// PIEZO_reality_and_damedame
module PIEZO_reality_and_damedame(RESETN,CLK_1MHZ,A,T,SONG );
make LEC_CHECK=0 ABC_AREA=1 CAP_MARGIN=20 CELL_PAD_IN_SITES_DETAIL_PLACEMENT=2 CORE_ASPECT_RATIO=0.52 CORE_MARGIN=5 CORE_UTILIZATION=55 CTS_CLUSTER_DIAMETER=281 CTS_CLUSTER_SIZE=16 GPL_ROUTABILITY_DRIVEN=1 GPL_TIMING_DRIVEN=1 HOLD_SLACK_MARGIN=0.29 PLACE_DENSITY=0.52 SETUP_SLACK_MARGIN=-0.76 SLEW_MARGIN=20 TNS_END_PERCENT=100 finish   # period 9.2 ns
run.sh (not shown) runs the stock make flow with config.mk's settings and CLKGATE_MAP_FILE=.
The first run never finished: it broke off in 3_5_place_dp with DPL-0033.
Change:
ABC_AREA = not set   (was 1)
CELL_PAD_IN_SITES_DETAIL_PLACEMENT = not set   (was 2)
CORE_ASPECT_RATIO = not set   (was 0.52)
CORE_MARGIN = 2   (was 5)
CORE_UTILIZATION = 72   (was 55)
CTS_CLUSTER_DIAMETER = not set   (was 281)
CTS_CLUSTER_SIZE = not set   (was 16)
GPL_ROUTABILITY_DRIVEN = not set   (was 1)
GPL_TIMING_DRIVEN = not set   (was 1)
HOLD_SLACK_MARGIN = not set   (was 0.29)
PLACE_DENSITY = 0.66   (was 0.52)
SETUP_SLACK_MARGIN = not set   (was -0.76)
TNS_END_PERCENT = not set   (was 100)
clock period = 10.0 ns   (was 9.2 ns; I/O delays follow)
After rerunning:
- This time the run produced a clean layout
- die area drops by about 33%
- area after synthesis drops by 5.2%
- synthesized cell count drops by 21%

========
PIEZO_reality_and_damedame again, from the RTL that the note above started with.
clock: 2.98 ns
lec_check: 0
cap_margin: 0
core_margin: 2
core_utilization: 72
cts_cluster_diameter: 40
cts_cluster_size: 22
setup_slack_margin: -0.29
slew_margin: 20
The baseline reached the layout checks and failed them: negative setup slack.
Rerun with:
--- a/flow/config.mk
+++ b/flow/config.mk
@@ -7,8 +7,9 @@
 export LEC_CHECK = 0
-export CAP_MARGIN = 0
+export CAP_MARGIN = 10
 export CORE_MARGIN = 2
 export CORE_UTILIZATION = 72
-export CTS_CLUSTER_DIAMETER = 40
-export CTS_CLUSTER_SIZE = 22
-export SETUP_SLACK_MARGIN = -0.29
+export CTS_CLUSTER_DIAMETER = 91
+export CTS_CLUSTER_SIZE = 25
+export PLACE_DENSITY = 0.95
+export SETUP_SLACK_MARGIN = -0.28
 export SLEW_MARGIN = 20
What happened:
- The changed run finished but fails on negative setup slack
- worst setup slack is worse by 240 ps
- total power came out lower by 24%
- worst hold slack improved by 65 ps
- register-to-register slack is worse by 240 ps
- global-route usage goes down by 4.8 points
- synthesized cell count is unchanged
- fmax goes down by 6.7%
- sequential cell count is unchanged
- clock skew goes down by 7.6 ps
- first-iteration DRC count went up by 16%
- combinational power hardly moves
Rerun with:
==> flow/config.mk (replaced) <==
export PLATFORM = sky130hd
export DESIGN_NAME = PIEZO_reality_and_damedame
export DESIGN_NICKNAME = PIEZO_reality_and_damedame
export VERILOG_FILES = /design/flow/design.v
export SDC_FILE = /design/flow/constraint.sdc
export NUM_CORES = 4
export LEC_CHECK = 0
export CAP_MARGIN = 20
export CORE_MARGIN = 2
export CORE_UTILIZATION = 66
export SLEW_MARGIN = 20
==> flow/constraint.sdc (replaced) <==
create_clock -name core_clock -period 7.87 [get_ports {CLK_1MHZ}]
set_input_delay 1.5740 -clock core_clock [delete_from_list [all_inputs] [get_ports {CLK_1MHZ}]]
set_output_delay 1.5740 -clock core_clock [all_outputs]
set_load 0.01 [all_outputs]
Result: The new run passed the timing, DRC and antenna checks; non-clock buffer count is lower by 114; synthesized cell count stays the same; worst setup slack is better by 3600 ps; final area is lower by 5.1%.

========
== red ==
Starting RTL as in the previous note.
==> flow/config.mk <==
export PLATFORM = sky130hd
export DESIGN_NAME = PIEZO_reality_and_damedame
export DESIGN_NICKNAME = PIEZO_reality_and_damedame
export VERILOG_FILES = /design/flow/design.v
export SDC_FILE = /design/flow/constraint.sdc
export NUM_CORES = 4
export LEC_CHECK = 0
export CAP_MARGIN = 10
export CORE_MARGIN = 2
export CORE_UTILIZATION = 72
export CTS_CLUSTER_DIAMETER = 91
export CTS_CLUSTER_SIZE = 24
export SETUP_SLACK_MARGIN = -0.28
export SLEW_MARGIN = 20
==> flow/constraint.sdc <==
create_clock -name core_clock -period 2.98 [get_ports {CLK_1MHZ}]
set_input_delay 0.5960 -clock core_clock [delete_from_list [all_inputs] [get_ports {CLK_1MHZ}]]
set_output_delay 0.5960 -clock core_clock [all_outputs]
set_load 0.01 [all_outputs]
What the final checks of red revealed, after a flow that finished every stage, was a layout that fails on setup timing.
Here is what was changed in the inputs of blue compared with red.
# red
export LEC_CHECK = 0
export CAP_MARGIN = 10
export CORE_MARGIN = 2
export CORE_UTILIZATION = 72
export CTS_CLUSTER_DIAMETER = 91
export CTS_CLUSTER_SIZE = 24
export SETUP_SLACK_MARGIN = -0.28
export SLEW_MARGIN = 20
create_clock -name core_clock -period 2.98 [get_ports {CLK_1MHZ}]
# blue
export LEC_CHECK = 0
export CAP_MARGIN = 0
export CORE_MARGIN = 2
export CORE_UTILIZATION = 72
export CTS_CLUSTER_DIAMETER = 40
export CTS_CLUSTER_SIZE = 72
export PLACE_DENSITY = 0.4
export SETUP_SLACK_MARGIN = -0.29
export SLEW_MARGIN = 20
create_clock -name core_clock -period 2.98 [get_ports {CLK_1MHZ}]
## What came out
blue: flow complete, layout not clean; failing: setup timing. Diff red -> blue: die size has remained practically unchanged; number of placed instances with taps included has remained practically unchanged. blue vs. red: share of power burned in combinational logic now smaller, design area now larger, final-layout worst hold slack now smaller. Relative contribution of the clock network to total power was higher in blue than in red. The sum of negative setup slack number comes out lower for blue vs red. Final period demand of the worst path in blue vs red: up 0.027 ns. Looking at combinational power across blue and red, the one that comes out lower is red. Going from red to blue, the core utilization was found to have gone up by 2.9 points. Relative to red, number of clock buffers in the layout has increased by 16 in blue.
Here is what was changed in the inputs of green compared with blue.
# blue
export LEC_CHECK = 0
export CAP_MARGIN = 0
export CORE_MARGIN = 2
export CORE_UTILIZATION = 72
export CTS_CLUSTER_DIAMETER = 40
export CTS_CLUSTER_SIZE = 72
export PLACE_DENSITY = 0.4
export SETUP_SLACK_MARGIN = -0.29
export SLEW_MARGIN = 20
create_clock -name core_clock -period 2.98 [get_ports {CLK_1MHZ}]
# green
export LEC_CHECK = 0
export CAP_MARGIN = 20
export CORE_MARGIN = 2
export CORE_UTILIZATION = 72
export CTS_CLUSTER_SIZE = 32
export SLEW_MARGIN = 20
create_clock -name core_clock -period 6.46 [get_ports {CLK_1MHZ}]
==> results <==
Per the final summary, green finished and its layout is clean on timing, DRC and antenna. Via count: higher on blue. On fraction of power consumed by combinational cells, blue tracks green almost exactly. green against blue; worst voltage drop across the vdd grid is down by more than half. Compared green against blue; number of clock sinks within noise. Logic area in green is 78 um2 below blue. Sort blue and green by multi-input gate share of the layout cell area desc -> top: green.
The following lists how orange was set up differently from green:
# green
export LEC_CHECK = 0
export CAP_MARGIN = 20
export CORE_MARGIN = 2
export CORE_UTILIZATION = 72
export CTS_CLUSTER_SIZE = 32
export SLEW_MARGIN = 20
create_clock -name core_clock -period 6.46 [get_ports {CLK_1MHZ}]
# orange
export LEC_CHECK = 0
export CAP_MARGIN = 20
export CORE_MARGIN = 2
export CORE_UTILIZATION = 66
export CTS_CLUSTER_SIZE = 36
export SLEW_MARGIN = 20
create_clock -name core_clock -period 4.03 [get_ports {CLK_1MHZ}]
## What came out
Met2 track demand over resource delta for orange relative to green: 4.9 points lower. In the flow results for green and orange, the final period utilization is smaller on green. Compare green and orange | minimum period implied by the final worst setup slack lower: orange. Both conditions hold for orange: the flow ran to the end and the final layout passed the timing, DRC and antenna checks. orange vs green: area growth from synthesis to final layout up in orange.
### orange -> purple
# orange
export LEC_CHECK = 0
export CAP_MARGIN = 20
export CORE_MARGIN = 2
export CORE_UTILIZATION = 66
export CTS_CLUSTER_SIZE = 36
export SLEW_MARGIN = 20
create_clock -name core_clock -period 4.03 [get_ports {CLK_1MHZ}]
# purple
export LEC_CHECK = 0
export CAP_MARGIN = 20
export CORE_MARGIN = 2
export CORE_UTILIZATION = 40
export SLEW_MARGIN = 20
create_clock -name core_clock -period 10.0 [get_ports {CLK_1MHZ}]
[summary]
purple: PASS, flow complete, no timing, DRC or antenna violations. Worst hold slack: purple vs orange up 0.21 ns. purple: routability congestion estimate from global placement is 7.7% lower than what orange reported. Looking at number of global-route vias before repair, purple sits below orange. Cell area after synthesis came out exactly the same in orange and purple. In purple, worst IR drop on VDD is lower than in orange. Side by side, cell leakage power turned out lower in purple than in orange. Between orange and purple, the flow reports placed instance count increasing by a little under 10%.
Power figures rest on the tool's default switching activity, not on a simulated workload.
